## SevenSegmentALU
module SevenSegmentALU(
    input clk, 
    input reset,
    input onesBtn, 
    input tensBtn, 
    input hundredsBtn, 
    input sign, 
    input enter, 
    output [6:0] seg,
    output [3:0] anode 
);
clock: 4.87 ns
lec_check: 0
abc_area: 1
cap_margin: 0
core_margin: 2
core_utilization: 72
cts_cluster_diameter: 211
cts_cluster_size: 100
slew_margin: 20
tns_end_percent: 10
run.sh (not shown) runs the stock make flow with config.mk's settings and CLKGATE_MAP_FILE=.
The starting point ran to the end with violations: setup timing.
Rerun with:
CAP_MARGIN = 20   (was 0)
CTS_CLUSTER_DIAMETER = unset   (was 211)
CTS_CLUSTER_SIZE = unset   (was 100)
clock period = 3.59 ns   (was 4.87 ns; I/O delays follow)
=>
- The new run completed and failed the layout checks on setup timing
- flip-flop count stays the same
- design area rose by about 4%
- routed wire length increases by 13%
- power went up by 43%
- first-iteration DRC count goes down by about 6%
- synthesized area is unchanged
- clock skew barely changes
- setup slack is worse by 1.4 ns
Rerun with:
CORE_ASPECT_RATIO = 1.46   (was unset)
CTS_CLUSTER_DIAMETER = 399   (was unset)
CTS_CLUSTER_SIZE = 98   (was unset)
HOLD_SLACK_MARGIN = 0.29   (was unset)
PLACE_DENSITY = 0.38   (was unset)
After rerunning: The new run ran to the end with violations: setup timing; power shrinks by a few percent; global-route usage shrinks by 2.1 points; synthesized cell count stays the same.
Rerun with:
ABC_AREA = unset   (was 1)
CORE_ASPECT_RATIO = unset   (was 1.46)
CORE_UTILIZATION = 40   (was 72)
CTS_CLUSTER_DIAMETER = unset   (was 399)
CTS_CLUSTER_SIZE = unset   (was 98)
HOLD_SLACK_MARGIN = unset   (was 0.29)
PLACE_DENSITY = unset   (was 0.38)
TNS_END_PERCENT = unset   (was 10)
clock period = 6.23 ns   (was 3.59 ns; I/O delays follow)
=> The changed run completed with no timing, DRC or antenna violations; setup slack gets better by 1.6 ns; clock skew stays flat; die size increases by about 75%; design area is lower by 7.0%; global-route usage went down by 15 points.

* * *

== old ==
Starting RTL as in the previous note.
==> flow/config.mk <==
export PLATFORM = sky130hd
export DESIGN_NAME = SevenSegmentALU
export DESIGN_NICKNAME = SevenSegmentALU
export VERILOG_FILES = /design/flow/design.v
export SDC_FILE = /design/flow/constraint.sdc
export NUM_CORES = 4
export LEC_CHECK = 0
export ABC_AREA = 1
export CAP_MARGIN = 10
export CELL_PAD_IN_SITES_GLOBAL_PLACEMENT = 1
export CORE_MARGIN = 2
export CORE_UTILIZATION = 71
export CTS_CLUSTER_DIAMETER = 237
export GPL_TIMING_DRIVEN = 0
export SLEW_MARGIN = 20
export TNS_END_PERCENT = 65
==> flow/constraint.sdc <==
create_clock -name core_clock -period 10.0 [get_ports {clk}]
set_input_delay 2.0000 -clock core_clock [delete_from_list [all_inputs] [get_ports {clk}]]
set_output_delay 2.0000 -clock core_clock [all_outputs]
set_load 0.01 [all_outputs]
old did not finish; a tool error ended it in global placement without I/O.
Changes in new relative to old:
Settings: CTS_CLUSTER_SIZE: unset -> 43; GPL_ROUTABILITY_DRIVEN: unset -> 0; HOLD_SLACK_MARGIN: unset -> 0.21; SLEW_MARGIN: 20 -> 35; CORE_MARGIN: 2 -> 4; CORE_UTILIZATION: 71 -> 40; CTS_CLUSTER_DIAMETER: 237 -> unset; CAP_MARGIN: 10 -> 30; MIN_ROUTING_LAYER: unset -> met2; CELL_PAD_IN_SITES_GLOBAL_PLACEMENT: 1 -> 3; TNS_END_PERCENT: 65 -> 35; GPL_TIMING_DRIVEN: 0 -> 1.
==> results <==
Ran to the end and failed final checks on DRC: new.
Going from old to new, the core utilization before placement was found to have gone down by 32 points.
Compared with old, new shows a width of the die that is 35% higher.
As far as synthesized-area fraction occupied by ao, oa, aoi and oai cells goes, old and new are indistinguishable; the numbers are identical.

* * *

Setup of v40:
SevenSegmentALU again, from the RTL that the note above started with.
export LEC_CHECK = 0
export ABC_AREA = 0
export CAP_MARGIN = 20
export CELL_PAD_IN_SITES_DETAIL_PLACEMENT = 1
export CORE_ASPECT_RATIO = 0.5
export CORE_MARGIN = 2
export CORE_UTILIZATION = 31
export CTS_CLUSTER_DIAMETER = 373
export CTS_CLUSTER_SIZE = 99
export HOLD_SLACK_MARGIN = -0.1
export SLEW_MARGIN = 30
export TNS_END_PERCENT = 35
create_clock -name core_clock -period 10.0 [get_ports {clk}]
v40 went all the way through synthesis, placement and routing and the layout is clean on timing, DRC and antenna.
Here is what was changed in the inputs of v53 compared with v40.
# v40
export LEC_CHECK = 0
export ABC_AREA = 0
export CAP_MARGIN = 20
export CELL_PAD_IN_SITES_DETAIL_PLACEMENT = 1
export CORE_ASPECT_RATIO = 0.5
export CORE_MARGIN = 2
export CORE_UTILIZATION = 31
export CTS_CLUSTER_DIAMETER = 373
export CTS_CLUSTER_SIZE = 99
export HOLD_SLACK_MARGIN = -0.1
export SLEW_MARGIN = 30
export TNS_END_PERCENT = 35
create_clock -name core_clock -period 10.0 [get_ports {clk}]
# v53
export LEC_CHECK = 0
export ABC_AREA = 1
export CAP_MARGIN = 20
export CORE_ASPECT_RATIO = 0.5
export CORE_MARGIN = 2
export CORE_UTILIZATION = 31
export CTS_CLUSTER_DIAMETER = 373
export CTS_CLUSTER_SIZE = 99
export HOLD_SLACK_MARGIN = -0.1
export PLACE_DENSITY = 0.88
export SLEW_MARGIN = 30
export TNS_END_PERCENT = 35
create_clock -name core_clock -period 10.0 [get_ports {clk}]
--- outcome ---
v53 vs. v40: post-synth area from yosys stat went up 1.1%, die area grew by 1.0%, fraction of standard cell area that is sequential shows a reduction of 0.41 points.
[inputs] v18 vs v53
# v53
export LEC_CHECK = 0
export ABC_AREA = 1
export CAP_MARGIN = 20
export CORE_ASPECT_RATIO = 0.5
export CORE_MARGIN = 2
export CORE_UTILIZATION = 31
export CTS_CLUSTER_DIAMETER = 373
export CTS_CLUSTER_SIZE = 99
export HOLD_SLACK_MARGIN = -0.1
export PLACE_DENSITY = 0.88
export SLEW_MARGIN = 30
export TNS_END_PERCENT = 35
create_clock -name core_clock -period 10.0 [get_ports {clk}]
# v18
export LEC_CHECK = 0
export CAP_MARGIN = 20
export CELL_PAD_IN_SITES_GLOBAL_PLACEMENT = 3
export CORE_MARGIN = 4
export CORE_UTILIZATION = 40
export GPL_ROUTABILITY_DRIVEN = 0
export GPL_TIMING_DRIVEN = 0
export HOLD_SLACK_MARGIN = 0.17
export SLEW_MARGIN = 35
export TNS_END_PERCENT = 35
create_clock -name core_clock -period 10.0 [get_ports {clk}]
==> results <==
| simple-gate share of the synthesized area | v18 vs v53 | 0.48 points lower |. From v18 to v53, number of failing hold endpoints at the final stage did not move at all. For v53 and v18, there was not a single run that failed to finish clean. Wire length: v53 and v18 compared, higher one is v18. Taking v53 as the reference, in v18 fraction of power spent switching nets went down 0.40 points, cell area reported after detailed placement went down about 1.4%.
Changes in v1 relative to v18:
# v18
export LEC_CHECK = 0
export CAP_MARGIN = 20
export CELL_PAD_IN_SITES_GLOBAL_PLACEMENT = 3
export CORE_MARGIN = 4
export CORE_UTILIZATION = 40
export GPL_ROUTABILITY_DRIVEN = 0
export GPL_TIMING_DRIVEN = 0
export HOLD_SLACK_MARGIN = 0.17
export SLEW_MARGIN = 35
export TNS_END_PERCENT = 35
create_clock -name core_clock -period 10.0 [get_ports {clk}]
# v1
export LEC_CHECK = 0
export ABC_AREA = 1
export CAP_MARGIN = 30
export CELL_PAD_IN_SITES_DETAIL_PLACEMENT = 2
export CELL_PAD_IN_SITES_GLOBAL_PLACEMENT = 2
export CORE_MARGIN = 7
export CORE_UTILIZATION = 40
export CTS_CLUSTER_SIZE = 43
export GPL_ROUTABILITY_DRIVEN = 1
export GPL_TIMING_DRIVEN = 0
export HOLD_SLACK_MARGIN = 0.28
export MIN_ROUTING_LAYER = met2
export SETUP_SLACK_MARGIN = 0.7
export SLEW_MARGIN = 35
export TNS_END_PERCENT = 35
create_clock -name core_clock -period 10.0 [get_ports {clk}]
[summary]
On minimum period implied by the final worst setup slack, v1 does better than v18.
Summary: with v18 as the reference, synthesized cell count in v1 moved up by more than 10%.
The power reported for v1 is greater than that of v18 by 35 uW.

* * *

build 28:
Starting RTL as in the previous note.
make LEC_CHECK=0 ABC_AREA=1 CAP_MARGIN=5 CELL_PAD_IN_SITES_GLOBAL_PLACEMENT=2 CORE_ASPECT_RATIO=1.21 CORE_MARGIN=5 CORE_UTILIZATION=30 CTS_CLUSTER_DIAMETER=305 CTS_CLUSTER_SIZE=37 GPL_TIMING_DRIVEN=1 HOLD_SLACK_MARGIN=0.08 PLACE_DENSITY_LB_ADDON=0.1 SLEW_MARGIN=5 TNS_END_PERCENT=95 finish   # period 3.65 ns
Build 28: flow complete, layout not clean; failing: setup timing
The inputs of build 83 differ from those of build 28 as listed below.
- clearing CTS_CLUSTER_DIAMETER, which used to be 305
- clearing HOLD_SLACK_MARGIN, which used to be 0.08
- swapping 30 for 72 in CORE_UTILIZATION
- swapping 5 for 0 in SLEW_MARGIN
- swapping 37 for 41 in CTS_CLUSTER_SIZE
- swapping 2 for 0 in CELL_PAD_IN_SITES_GLOBAL_PLACEMENT
- swapping 5 for 2 in CORE_MARGIN
- swapping 5 for 20 in CAP_MARGIN
- clearing PLACE_DENSITY_LB_ADDON, which used to be 0.1
- swapping 3.65 for 3.9 in the clock period (ns, I/O delays scaled along)
Notes after the runs:
Build 83: all stages done; final checks FAILED (setup timing).
From build 28 to build 83 the numbers moved as follows: pin count of the biggest net entering global routing climbed 13; fraction of area in multi-input gates climbed 2.6 points; mapped cell area barely changed.
[compare] base=build 28 new=build 83: combinational power share saw little to no change, met3 usage in global routing shows an increase of 3.8 points, switching part of the total power went down 2.2 points.
Note that the per-cell routed wire length recorded for build 28 amounts to 0.841 times the value seen in build 83.
The register-to-register slack of build 28 and that of build 83 are within noise of each other.
Here is what was changed in the inputs of build 48 compared with build 83.
- CTS_CLUSTER_SIZE: 41 -> 100
- GPL_TIMING_DRIVEN: 1 -> unset
- CORE_ASPECT_RATIO: 1.21 -> unset
- SLEW_MARGIN: 0 -> 20
- CTS_CLUSTER_DIAMETER: unset -> 211
- CELL_PAD_IN_SITES_GLOBAL_PLACEMENT: 0 -> unset
- TNS_END_PERCENT: 95 -> unset
- the clock period (ns, I/O delays scaled along): 3.9 -> 6.93
==> results <==
Having completed the whole flow, build 48 delivered a layout that passed the timing, design-rule and antenna checks. Looking at slowest stage cell on the critical path, the sky130_fd_sc_hd__fa_1 result is from build 48; the sky130_fd_sc_hd__fa_2 one comes from build 83. Looking at horizontal extent of the die, build 48 sits 10 um higher than build 83 does. Part of the total power dissipated in the clock network for build 48 is higher than for build 83. On met3 capacity usage during global routing, build 48 and build 83 are neck and neck. Summary of the comparison: final worst-path cycle share is lower in build 48, relative to build 83.
The inputs of build 77 differ from those of build 48 as listed below.
- ABC_AREA no longer set, was 1
- CTS_CLUSTER_DIAMETER no longer set, was 211
- CORE_UTILIZATION now 40, was 72
- CTS_CLUSTER_SIZE no longer set, was 100
- the clock period (ns, I/O delays scaled along) now 10.0, was 6.93
### Flow results
The clock tree cell share of total cell area was comparable across build 48 and build 77. | first-pass GRT wire length | higher: build 48 |. Delta (build 77 minus build 48): reported leakage power now smaller, hold slack comparable, routed via count divided by cell count now smaller. Build 77 reports its critical path startpoint as secondNumber[10]$_SDFFE_PP0P_ while build 48 reports secondNumber[1]$_SDFFE_PP0P_. Clock network power share of build 48 is on par with build 77.
--- input diff build 77..build 30 ---
- an added CTS_CLUSTER_SIZE of 99
- a change of CORE_UTILIZATION from 40 to 15
- an added PLACE_DENSITY of 0.88
- an added TNS_END_PERCENT of 35
- an added HOLD_SLACK_MARGIN of -0.1
- an added ABC_AREA of 0
- an added CTS_CLUSTER_DIAMETER of 373
- a change of SLEW_MARGIN from 20 to 30
Delta (build 30 minus build 77): total leakage power shows no meaningful change; max-slew violation total from the final report did not really move; slack of the critical path decreased 110 ps; shortest clock period the worst path allows after layout went up 110 ps.
Delta (build 30 minus build 77): sequential power ~0 delta, register-to-register slack -110 ps, share of total power in sequential cells +0.3 points, wire length +about 3.3%.
Summary — final area, build 30 relative to build 77: higher, by 6.0%.

* * *

Starting RTL as in the previous note.
clock: 7.31 ns
lec_check: 0
abc_area: 0
cap_margin: 20
cell_pad_in_sites_detail_placement: 1
cell_pad_in_sites_global_placement: 1
core_aspect_ratio: 0.5
core_margin: 2
core_utilization: 50
cts_cluster_diameter: 373
cts_cluster_size: 92
gpl_timing_driven: 0
place_density_lb_addon: 0.1
setup_slack_margin: 1.79
slew_margin: 0
tns_end_percent: 45
The baseline completed without violations.
Rerun with:
--- a/flow/config.mk
+++ b/flow/config.mk
@@ -10 +9,0 @@
-export CELL_PAD_IN_SITES_DETAIL_PLACEMENT = 1
@@ -14 +13 @@
-export CORE_UTILIZATION = 50
+export CORE_UTILIZATION = 52
@@ -19 +17,0 @@
-export SETUP_SLACK_MARGIN = 1.79
After rerunning:
- cell count falls slightly
- fmax falls by roughly a tenth
- utilization falls by 0.94 points
- die area falls by a few percent
- power rises slightly
- worst setup slack got worse by 0.60 ns
- via count falls by a little under a tenth
Rerun with:
--- a/flow/config.mk
+++ b/flow/config.mk
@@ -9,0 +10 @@
+export CELL_PAD_IN_SITES_DETAIL_PLACEMENT = 1
@@ -13 +14 @@
-export CORE_UTILIZATION = 52
+export CORE_UTILIZATION = 50
@@ -16,2 +17,3 @@
-export GPL_TIMING_DRIVEN = 0
-export PLACE_DENSITY_LB_ADDON = 0.1
+export GPL_TIMING_DRIVEN = 1
+export PLACE_DENSITY = 0.42
+export SETUP_SLACK_MARGIN = 1.79
@@ -19 +21 @@
-export TNS_END_PERCENT = 45
+export TNS_END_PERCENT = 10
After rerunning: Die area went up by 3.9%; final cell count falls by 1.1%; synthesized area stays the same; count of clock-buffer cells in the layout stays the same; via count is higher by 4.6%.
Rerun with:
==> flow/config.mk (replaced) <==
export PLATFORM = sky130hd
export DESIGN_NAME = SevenSegmentALU
export DESIGN_NICKNAME = SevenSegmentALU
export VERILOG_FILES = /design/flow/design.v
export SDC_FILE = /design/flow/constraint.sdc
export NUM_CORES = 4
export LEC_CHECK = 0
export CAP_MARGIN = 20
export CORE_MARGIN = 2
export CORE_UTILIZATION = 19
export SLEW_MARGIN = 20
==> flow/constraint.sdc (replaced) <==
create_clock -name core_clock -period 11.3 [get_ports {clk}]
set_input_delay 2.2600 -clock core_clock [delete_from_list [all_inputs] [get_ports {clk}]]
set_output_delay 2.2600 -clock core_clock [all_outputs]
set_load 0.01 [all_outputs]
=> Core utilization falls by 37 points; worst hold slack is worse by 0.0046 ns; global-route usage falls by 17 points.
Rerun with:
--- a/flow/config.mk
+++ b/flow/config.mk
@@ -8,0 +9 @@
+export CELL_PAD_IN_SITES_GLOBAL_PLACEMENT = 3
@@ -10 +11 @@
-export CORE_UTILIZATION = 19
+export CORE_UTILIZATION = 40
@@ -11,0 +13 @@
+export TNS_END_PERCENT = 35
==> flow/constraint.sdc (replaced) <==
create_clock -name core_clock -period 10.0 [get_ports {clk}]
set_input_delay 2.0000 -clock core_clock [delete_from_list [all_inputs] [get_ports {clk}]]
set_output_delay 2.0000 -clock core_clock [all_outputs]
set_load 0.01 [all_outputs]
Outcome: The new run completed without violations; cell count is lower by 20%; wire length is higher by 5.5%; total power is higher by 17%; design area is lower by 3.6%; clock power is higher by 21%; via count is lower by 2.3%; worst hold slack barely changes; flip-flop count does not change.

* * *

== oak ==
SevenSegmentALU again, from the RTL that the note above started with.
==> flow/config.mk <==
export PLATFORM = sky130hd
export DESIGN_NAME = SevenSegmentALU
export DESIGN_NICKNAME = SevenSegmentALU
export VERILOG_FILES = /design/flow/design.v
export SDC_FILE = /design/flow/constraint.sdc
export NUM_CORES = 4
export LEC_CHECK = 0
export ABC_AREA = 1
export CAP_MARGIN = 10
export CELL_PAD_IN_SITES_GLOBAL_PLACEMENT = 1
export CORE_ASPECT_RATIO = 0.5
export CORE_MARGIN = 2
export CORE_UTILIZATION = 54
export CTS_CLUSTER_DIAMETER = 237
export CTS_CLUSTER_SIZE = 18
export GPL_TIMING_DRIVEN = 0
export HOLD_SLACK_MARGIN = -0.01
export PLACE_DENSITY = 0.55
export SETUP_SLACK_MARGIN = 2.37
export SLEW_MARGIN = 25
export TNS_END_PERCENT = 65
==> flow/constraint.sdc <==
create_clock -name core_clock -period 10.0 [get_ports {clk}]
set_input_delay 2.0000 -clock core_clock [delete_from_list [all_inputs] [get_ports {clk}]]
set_output_delay 2.0000 -clock core_clock [all_outputs]
set_load 0.01 [all_outputs]
oak closes out successfully: all stages finished, all timing, DRC and antenna checks passed.
Setup changes, oak to pine
Settings: SLEW_MARGIN now 20, was 25; GPL_TIMING_DRIVEN no longer set, was 0; CTS_CLUSTER_SIZE no longer set, was 18; CORE_ASPECT_RATIO no longer set, was 0.5; HOLD_SLACK_MARGIN now -0.08, was -0.01; CORE_UTILIZATION now 71, was 54; CAP_MARGIN now 20, was 10; SETUP_SLACK_MARGIN no longer set, was 2.37; PLACE_DENSITY no longer set, was 0.55.
### Flow results
pine did not finish: a tool error stopped it during global placement without I/O (3_1_place_gp_skip_io).
Diff oak..pine | adder and majority gate portion of the synthesized area | unchanged
As far as post-synthesis chip area from yosys is concerned, oak and pine perform about the same.
Number of cell rows grows by more than 10% when moving from oak to pine.
The final reports for pine and oak show initial core utilization higher in the former.
NOTE placeable core region oak->pine decreased by more than 10%
Compared to oak, pine was floorplanned on a smaller die.
From pine to oak, share of async-settable or async-resettable flops after synthesis did not move at all.
Input changes introduced in birch (baseline for comparison: pine):
Settings: CORE_UTILIZATION changed from 71 to 40; ABC_AREA removed (was 1); HOLD_SLACK_MARGIN removed (was -0.08); CELL_PAD_IN_SITES_GLOBAL_PLACEMENT removed (was 1); TNS_END_PERCENT removed (was 65); CORE_MARGIN changed from 2 to 9.
[summary]
Re area share of xor/xnor cells in the synthesized design: birch is 6.5 points up on pine.
birch — simple logic cell fraction of the synthesized area 0.48 points lower, pine as reference
When the final numbers for birch and pine were put side by side, the multiplexer share of the synthesized area turned out to be greater in birch.
Average footprint of a synthesized cell, birch vs pine: up by more than 10%
Relative to pine, post-synthesis compound-gate area fraction has decreased by 3.8 points in birch.
Diff pine -> birch: area share of fa/ha/maj cells after synthesis roughly the same, horizontal die size +51 um, die outline height rose about 43%, net count entering floorplan fell by 170.
birch vs. pine: chip area from the yosys synthesis statistics went down by about 1%.
Every stage of the flow completed for birch, and the final layout passed the timing, design-rule and antenna checks.
In birch relative to pine, count of unique library cells instantiated by Yosys had gone up by more than a quarter.
Inputs modified between birch and maple:
Settings: CORE_MARGIN now 2, was 9; CORE_ASPECT_RATIO now 0.5, previously not set; CELL_PAD_IN_SITES_GLOBAL_PLACEMENT now 1, previously not set; HOLD_SLACK_MARGIN now -0.01, previously not set; TNS_END_PERCENT now 65, previously not set; ABC_AREA now 1, previously not set; CORE_UTILIZATION now 54, was 40; GPL_TIMING_DRIVEN now 0, previously not set; PLACE_DENSITY now 0.55, previously not set; CAP_MARGIN now 10, was 20.
[summary]
- Of maple and birch, maple shows the lower pin slew with the least headroom to its limit, with birch above it.
- Re fmax: birch was lower than maple.
- Between maple and birch, it is maple whose biggest fanout along the worst timing path is lower, by 7.
- Taking birch as the reference, in maple power now sits lower; I/O pin count has remained practically unchanged; share of the cycle needed by the critical path after routing shrank by 5.8 points.
- maple ends up with a global-route met1 utilization that is 15 points higher than in birch.
- Wire length on met1 was higher in the run labelled maple.
- [compare] base=birch new=maple: cell internal power dissipation higher, via count of the first global-routing pass higher.
Power and IR drop assume default switching activity.
